Setup of run 1:
// DT
module DT(
        input                   clk,
        input                   reset,
        output                  done,
        output                  sti_rd,
        output  [9:0]           sti_addr,
        input   [15:0]          sti_di,
        output                  res_wr,
        output                  res_rd,
        output  reg [13:0]      res_addr,
        output  reg [7:0]       res_do,
        input   [7:0]           res_di
        );
Settings: LEC_CHECK=0, ABC_AREA=0, CAP_MARGIN=5, CELL_PAD_IN_SITES_GLOBAL_PLACEMENT=3, CORE_MARGIN=5, CORE_UTILIZATION=40, CTS_CLUSTER_DIAMETER=198, CTS_CLUSTER_SIZE=24, GPL_ROUTABILITY_DRIVEN=0, MAX_ROUTING_LAYER=met4, PLACE_DENSITY=0.41, SLEW_MARGIN=30; clock period 8.03 ns.
run.sh (not shown) runs the stock make flow with config.mk's settings and CLKGATE_MAP_FILE=.
Run 1 did not stop at any stage, and its layout met the timing, DRC and antenna checks.
## Diff of input files: run 2 against run 1
# run 1
export LEC_CHECK = 0
export ABC_AREA = 0
export CAP_MARGIN = 5
export CELL_PAD_IN_SITES_GLOBAL_PLACEMENT = 3
export CORE_MARGIN = 5
export CORE_UTILIZATION = 40
export CTS_CLUSTER_DIAMETER = 198
export CTS_CLUSTER_SIZE = 24
export GPL_ROUTABILITY_DRIVEN = 0
export MAX_ROUTING_LAYER = met4
export PLACE_DENSITY = 0.41
export SLEW_MARGIN = 30
create_clock -name core_clock -period 8.03 [get_ports {clk}]
# run 2
export LEC_CHECK = 0
export CAP_MARGIN = 20
export CORE_MARGIN = 2
export CORE_UTILIZATION = 63
export SLEW_MARGIN = 20
export TNS_END_PERCENT = 5
create_clock -name core_clock -period 7.26 [get_ports {clk}]
Notes after the runs:
- Finished, but not clean: run 2, with setup timing.
- Comparing run 1 and run 2, the higher power was measured on run 2.
- NOTE final-layout fill cell count run 1->run 2 decreased by more than half
- [run 2] sequential portion of the cell area fell 0.15 points relative to run 1
- Run 2: non-clock buffer count is 15% higher than what run 1 reported.
- On run 2: floorplan row count is 22% lower than what run 1 gave.
- Compared with run 1, in run 2 die height went down about 23%, final routed wirelength across all metal layers went down about 9%.
Relative to run 2, the following input files were edited for run 3:
# run 2
export LEC_CHECK = 0
export CAP_MARGIN = 20
export CORE_MARGIN = 2
export CORE_UTILIZATION = 63
export SLEW_MARGIN = 20
export TNS_END_PERCENT = 5
create_clock -name core_clock -period 7.26 [get_ports {clk}]
# run 3
export LEC_CHECK = 0
export ABC_AREA = 1
export CAP_MARGIN = 20
export CORE_MARGIN = 2
export CORE_UTILIZATION = 72
export CTS_CLUSTER_SIZE = 24
export PLACE_DENSITY = 0.37
export SLEW_MARGIN = 20
create_clock -name core_clock -period 6.72 [get_ports {clk}]
- To summarise run 3: no stage aborted, but the layout did not pass its checks, failing on setup timing.
- Looking at non-clock buffer count in the final layout, run 3 sits 5 lower than run 2 does.
- For run 3, the capture point of the worst path was res_do[5], unlike run 2, where it was res_do[4].
- Summary of run 3 over run 2: final area up about 7%; data arrival time of the critical path rose 570 ps; first-pass GRT wire length now larger; post-synthesis share of cell area spent on xor and xnor gates went down by 4.8 points.
What run 4 does differently from run 3 at the input level:
# run 3
export LEC_CHECK = 0
export ABC_AREA = 1
export CAP_MARGIN = 20
export CORE_MARGIN = 2
export CORE_UTILIZATION = 72
export CTS_CLUSTER_SIZE = 24
export PLACE_DENSITY = 0.37
export SLEW_MARGIN = 20
create_clock -name core_clock -period 6.72 [get_ports {clk}]
# run 4
export LEC_CHECK = 0
export ABC_AREA = 1
export CAP_MARGIN = 20
export CORE_MARGIN = 2
export CORE_UTILIZATION = 66
export CTS_CLUSTER_DIAMETER = 213
export SLEW_MARGIN = 20
create_clock -name core_clock -period 7.13 [get_ports {clk}]
## What came out
Of run 4 and run 3, it is run 4 that has the higher cell count. Number of antenna violations at the first check in global routing | run 4 below run 3. Run 4 against run 3: cell area after technology mapping comparable, count of clock-buffer cells in the layout now smaller. Run 4 completed; timing, DRC and antenna clean. Run comparison: run 3 top routing layer in use met5; run 4 top routing layer in use met4. Run 3 -> run 4: sequential cell count delta 0, exact match.

========
Setup of v12:
Starting RTL as in the previous note.
Settings: LEC_CHECK=0, ABC_AREA=1, CAP_MARGIN=20, CORE_MARGIN=2, CORE_UTILIZATION=70, SETUP_SLACK_MARGIN=-0.3, SLEW_MARGIN=20; clock period 6.23 ns.
v12 finished every stage; the final checks, however, were not passed, the failures being negative setup slack.
> inputs changed (v12 -> v39)
-- flow/config.mk --
<<< v12, line 8
export ABC_AREA = 1
>>> v39, line 8
<<< v12, line 11
export CORE_UTILIZATION = 70
export SETUP_SLACK_MARGIN = -0.3
>>> v39, line 10
export CORE_UTILIZATION = 21
==> flow/constraint.sdc <==
create_clock -name core_clock -period 8.62 [get_ports {clk}]
set_input_delay 1.7240 -clock core_clock [delete_from_list [all_inputs] [get_ports {clk}]]
set_output_delay 1.7240 -clock core_clock [all_outputs]
set_load 0.01 [all_outputs]
==> comparison <==
v39 was carried through to the last stage, and its layout satisfied the timing, DRC and antenna checks. Flip-flop and latch power, v12 and v39, higher one = v12. On non-clock buffer total of the final layout, the higher figure sits with v12, not v39. Higher relative contribution of the clock network to total power was reported by v12, not v39. In the metrics for v12 and v39, the one carrying the higher post-synthesis instance area is v12. Share of the final layout cell area in multi-input gates delta (v39 -> v12): insignificant. v39 ends up with lower total cell area reported by yosys after synthesis than v12 does. The share of final layout cell area taken by clock buffers and inverters of v39 is higher than that of v12. The via count reported for v39 is lower than the one for v12. Taking v12 as the reference, in v39 area of combinational cells with multiple inputs down about 7%; fraction of the core area covered by cells at the end of the flow down 61 points; slew at the pin with the worst max-slew slack up 22 ps.
Relative to v39, the following input files were edited for v40:
-- flow/config.mk --
<<< v39, line 8
>>> v40, line 8
export ABC_AREA = 1
<<< v39, line 10
export CORE_UTILIZATION = 21
>>> v40, line 11
export CORE_UTILIZATION = 68
export SETUP_SLACK_MARGIN = -0.22
==> flow/constraint.sdc <==
create_clock -name core_clock -period 6.23 [get_ports {clk}]
set_input_delay 1.2460 -clock core_clock [delete_from_list [all_inputs] [get_ports {clk}]]
set_output_delay 1.2460 -clock core_clock [all_outputs]
set_load 0.01 [all_outputs]
## What came out
- Looking at cell with the largest stage delay on the worst path, the clkdlybuf4s50_1 result is from v39; the edfxtp_1 one comes from v40.
- Summary of v40 over v39: estimated wirelength of the detail-placed design higher; area figure in the yosys stat output picked up an extra 650 um^2; count of buffer and inverter cells on the critical path climbed 2; synthesis-to-layout area growth went up 3.0 points; maximum number of pins on one net before global-route repair saw a decrease.
- Of v39 and v40, just one finished clean: v39.
- Although v40 finished all stages, its layout failed final checks on negative setup slack.
- On setup slack: between v39 and v40, it ends up lower for v40.
- v39 → v40: final cell area excluding filler cells moved up, hold slack moved up, post-layout period usage of the worst path moved up.
Input changes introduced in v30 (baseline for comparison: v40):
-- flow/config.mk --
<<< v40, line 8
export ABC_AREA = 1
>>> v30, line 8
<<< v40, line 11
export CORE_UTILIZATION = 68
export SETUP_SLACK_MARGIN = -0.22
>>> v30, line 10
export CORE_UTILIZATION = 40
==> flow/constraint.sdc <==
create_clock -name core_clock -period 8.62 [get_ports {clk}]
set_input_delay 1.7240 -clock core_clock [delete_from_list [all_inputs] [get_ports {clk}]]
set_output_delay 1.7240 -clock core_clock [all_outputs]
set_load 0.01 [all_outputs]
--- outcome ---
Among v30 and v40, a clean, completed layout was produced by v30 alone.
v30 against v40: post-CTS setup repair buffer count went down by 3, sequential portion of the cell area saw an increase, cell count lower.
### v30 -> v32
==> flow/constraint.sdc <==
create_clock -name core_clock -period 6.32 [get_ports {clk}]
set_input_delay 1.2640 -clock core_clock [delete_from_list [all_inputs] [get_ports {clk}]]
set_output_delay 1.2640 -clock core_clock [all_outputs]
set_load 0.01 [all_outputs]
## What came out
v32 completed end to end; final checks failed (negative setup slack).
Sequential share of layout area, v32 and v30, lower one = v32.
v32 and v30 ended up with nearly the same die extent in y.
When v32 is set beside v30, its switching power summed over all nets turns out to be about 36% larger.
v32 -> v30: headroom to the max-slew limit flat
Between v30 and v32, the flow reports first-pass GRT wire length increasing slightly.
Comparing v30 against v32, there is no change at all in cts-stage hold buffer count.
Looking at clock network power across both flows, v32 is the weaker of the two, with v30 ahead.
Clock share of power | v32 above v30
Compared v30 against v32; total wirelength of the detailed-routed design within noise.
Diff v30..v32 | number of nets with antenna violations after detailed routing | unchanged
Detailed route, v32 vs v30: via total higher for v32
Modified inputs, v6 compared to v32
-- flow/config.mk --
<<< v32, line 10
export CORE_UTILIZATION = 40
>>> v6, line 10
export CORE_UTILIZATION = 66
export SETUP_SLACK_MARGIN = 1.6
==> flow/constraint.sdc <==
create_clock -name core_clock -period 6.23 [get_ports {clk}]
set_input_delay 1.2460 -clock core_clock [delete_from_list [all_inputs] [get_ports {clk}]]
set_output_delay 1.2460 -clock core_clock [all_outputs]
set_load 0.01 [all_outputs]
[summary]
- Wire length, v6 vs v32: up by more than 10%
- Lower sequential share of layout area was reported by v6, not v32.
- Summary of v6 over v32: layout buffering overhead excluding clock cells up 0.92 points, post-route non-filler standard cell count down 97.
- Not one of v32 and v6 finished clean.
- Diff v32 -> v6: non-clock buffer count now sits higher, placed cell count now sits lower, number of I/O pins now sits at about the same level, met1 usage now sits higher.
- For the clock share of power, v6 came in 2.7 points lower than v32 did.

========
== wip/willow ==
DT again, from the RTL that the note above started with.
Settings: LEC_CHECK=0, CAP_MARGIN=25, CELL_PAD_IN_SITES_GLOBAL_PLACEMENT=1, CORE_ASPECT_RATIO=1.15, CORE_MARGIN=3, CORE_UTILIZATION=40, CTS_CLUSTER_SIZE=65, GPL_ROUTABILITY_DRIVEN=0, PLACE_DENSITY_LB_ADDON=0.0, SETUP_SLACK_MARGIN=-0.78, SLEW_MARGIN=20; clock period 9.0 ns.
Relative to wip/willow, the following input files were edited for wip/maple:
- changing CAP_MARGIN from 25 to 40
- changing CORE_MARGIN from 3 to 10
- setting TNS_END_PERCENT to 20 for the first time
- removing CELL_PAD_IN_SITES_GLOBAL_PLACEMENT (formerly 1)
- removing PLACE_DENSITY_LB_ADDON (formerly 0.0)
- setting ABC_AREA to 1 for the first time
- changing CORE_ASPECT_RATIO from 1.15 to 0.5
- changing CTS_CLUSTER_SIZE from 65 to 98
- setting CTS_CLUSTER_DIAMETER to 266 for the first time
- changing SETUP_SLACK_MARGIN from -0.78 to -0.8
- changing CORE_UTILIZATION from 40 to 57
- removing GPL_ROUTABILITY_DRIVEN (formerly 0)
==> comparison <==
- wip/maple: flow completed, timing, DRC and antenna clean
- Of wip/willow and wip/maple, wip/maple shows the lower well-tap cell count, with wip/willow above it.
- Compared with wip/willow, in wip/maple maximum operating frequency picked up an extra about 6%, wire length of the first global-routing pass went up, number of vias per cell went up by about 7%.
- Relative to wip/willow, the overall die area measured on wip/maple has decreased by a little under 10%.
- Side by side, number of DRC markers in iteration 0 turned out higher in wip/maple than in wip/willow.
- Of wip/willow and wip/maple, the run reporting the lower mux contribution to synthesized area was wip/maple.
- Routed length on met3 in wip/maple vs wip/willow: up 1500 microns
- As far as overflow left after global routing goes, wip/maple and wip/willow are indistinguishable; the numbers are identical.
- Summary of wip/maple over wip/willow: summed standard-cell area reported by yosys rose 650 sq um; total power rose 0.031 mW.

========
## exp/violet
Starting RTL as in the previous note.
==> flow/design.v (excerpt) <==
module DT(
        input                   clk,
        input                   reset,
        output                  done,
        output                  sti_rd,
        output  [9:0]           sti_addr,
        input   [15:0]          sti_di,
        output                  res_wr,
        output                  res_rd,
        output  reg [13:0]      res_addr,
        output  reg [7:0]       res_do,
        input   [7:0]           res_di
        );
clock: 3.85 ns
lec_check: 0
cap_margin: 20
core_margin: 2
core_utilization: 72
cts_cluster_diameter: 396
cts_cluster_size: 18
hold_slack_margin: 0.28
place_density: 0.39
setup_slack_margin: 1.15
slew_margin: 20
exp/violet got as far as clock tree synthesis, where a tool error ended the run.
Here is what was changed in the inputs of exp/garnet compared with exp/violet.
- HOLD_SLACK_MARGIN removed (was 0.28)
- CTS_CLUSTER_DIAMETER removed (was 396)
- PLACE_DENSITY removed (was 0.39)
- SETUP_SLACK_MARGIN removed (was 1.15)
- CTS_CLUSTER_SIZE removed (was 18)
- CORE_UTILIZATION changed from 72 to 40
- the clock period (ns, I/O delays scaled along) changed from 3.85 to 9.0
Notes after the runs:
- exp/garnet finished end to end and its layout was clean on timing, DRC and antenna.
- | die outline height | exp/garnet vs exp/violet | 33% higher |
- [compare] base=exp/violet new=exp/garnet: row count grew by about 34%; detailed placement HPWL went down by about 15%; chip area grew by 77%; core footprint grew by 80%.
For exp/umber, these inputs were changed with respect to exp/garnet:
- CAP_MARGIN now 0, was 20
- MAX_ROUTING_LAYER now met4, previously not set
- GPL_ROUTABILITY_DRIVEN now 0, previously not set
- ABC_AREA now 1, previously not set
- HOLD_SLACK_MARGIN now 0.02, previously not set
- CORE_MARGIN now 7, was 2
--- outcome ---
Going from exp/garnet to exp/umber, the total power was found to have gone down by 7.5%.
Delta(global-route usage, exp/umber - exp/garnet) < 0
Of exp/garnet and exp/umber, exp/garnet shows the higher number of vias per cell after detailed routing, with exp/umber below it.
The following lists how exp/ember was set up differently from exp/umber:
- PLACE_DENSITY_LB_ADDON newly set to 0.13
- ABC_AREA removed (was 1)
- MAX_ROUTING_LAYER removed (was met4)
- HOLD_SLACK_MARGIN removed (was 0.02)
- SETUP_SLACK_MARGIN newly set to -0.78
- CORE_ASPECT_RATIO newly set to 0.7
- CAP_MARGIN changed from 0 to 20
- CORE_MARGIN changed from 7 to 2
==> comparison <==
exp/ember reached the end of the flow, and the finished layout is clean on the timing, DRC and antenna checks.
Combinational logic power (exp/ember over exp/umber): increase, 31%
Compared with exp/umber, exp/ember improves routed wire length.
In the flow results for exp/ember and exp/umber, the share of synthesized cell area in full adder, half adder and majority cells is smaller on exp/umber.

========
fjord:
Starting RTL as in the previous note.
make LEC_CHECK=0 CAP_MARGIN=20 CORE_MARGIN=2 CORE_UTILIZATION=72 CTS_CLUSTER_DIAMETER=396 CTS_CLUSTER_SIZE=18 SETUP_SLACK_MARGIN=1.15 SLEW_MARGIN=20 finish   # period 3.85 ns
fjord did not make it past clock tree synthesis (4_1_cts), where a tool error ended it.
Input changes introduced in tundra (baseline for comparison: fjord):
# fjord
export LEC_CHECK = 0
export CAP_MARGIN = 20
export CORE_MARGIN = 2
export CORE_UTILIZATION = 72
export CTS_CLUSTER_DIAMETER = 396
export CTS_CLUSTER_SIZE = 18
export SETUP_SLACK_MARGIN = 1.15
export SLEW_MARGIN = 20
create_clock -name core_clock -period 3.85 [get_ports {clk}]
# tundra
export LEC_CHECK = 0
export ABC_AREA = 1
export CAP_MARGIN = 20
export CORE_ASPECT_RATIO = 0.72
export CORE_MARGIN = 2
export CORE_UTILIZATION = 72
export CTS_CLUSTER_DIAMETER = 396
export CTS_CLUSTER_SIZE = 18
export PLACE_DENSITY_LB_ADDON = 0.01
export SETUP_SLACK_MARGIN = 1.15
export SLEW_MARGIN = 20
create_clock -name core_clock -period 3.85 [get_ports {clk}]
## What came out
Status: tundra FAILED at clock tree synthesis (4_1_cts) (tool error). tundra vs. fjord: pre-CTS worst setup slack increased 0.35 ns, number of unique standard cell types used by synthesis shows a reduction of 23, number of cells produced by synthesis higher. | overall die height | lower: tundra |. Compared with fjord, in tundra post-synthesis average cell area fell by 19%, combined area of all synthesized cells rose by 650 µm², cell count listed in synth_stat.txt rose by 381, half-perimeter wire length after detailed placement rose by about 25%.
### tundra -> lagoon
# tundra
export LEC_CHECK = 0
export ABC_AREA = 1
export CAP_MARGIN = 20
export CORE_ASPECT_RATIO = 0.72
export CORE_MARGIN = 2
export CORE_UTILIZATION = 72
export CTS_CLUSTER_DIAMETER = 396
export CTS_CLUSTER_SIZE = 18
export PLACE_DENSITY_LB_ADDON = 0.01
export SETUP_SLACK_MARGIN = 1.15
export SLEW_MARGIN = 20
create_clock -name core_clock -period 3.85 [get_ports {clk}]
# lagoon
export LEC_CHECK = 0
export ABC_AREA = 1
export CAP_MARGIN = 20
export CORE_MARGIN = 2
export CORE_UTILIZATION = 67
export CTS_CLUSTER_SIZE = 24
export SLEW_MARGIN = 20
create_clock -name core_clock -period 7.13 [get_ports {clk}]
Height of the die of lagoon exceeds that of tundra by more than 10%.
Taking tundra as the reference, in lagoon total instance count after detailed placement now sits lower; number of placement rows now sits higher; final weighted congestion in routability-driven placement now sits lower; count of cell types in the netlist now sits at about the same level; register bit total from synthesis now sits at about the same level.
Taking tundra over lagoon, the die extent in x ratio works out to 1.13.
lagoon finished every stage and its layout cleared the timing, DRC and antenna checks.
Summary: with tundra as the reference, die area in lagoon moved up by a little under 10%.
Power and IR drop assume default switching activity.
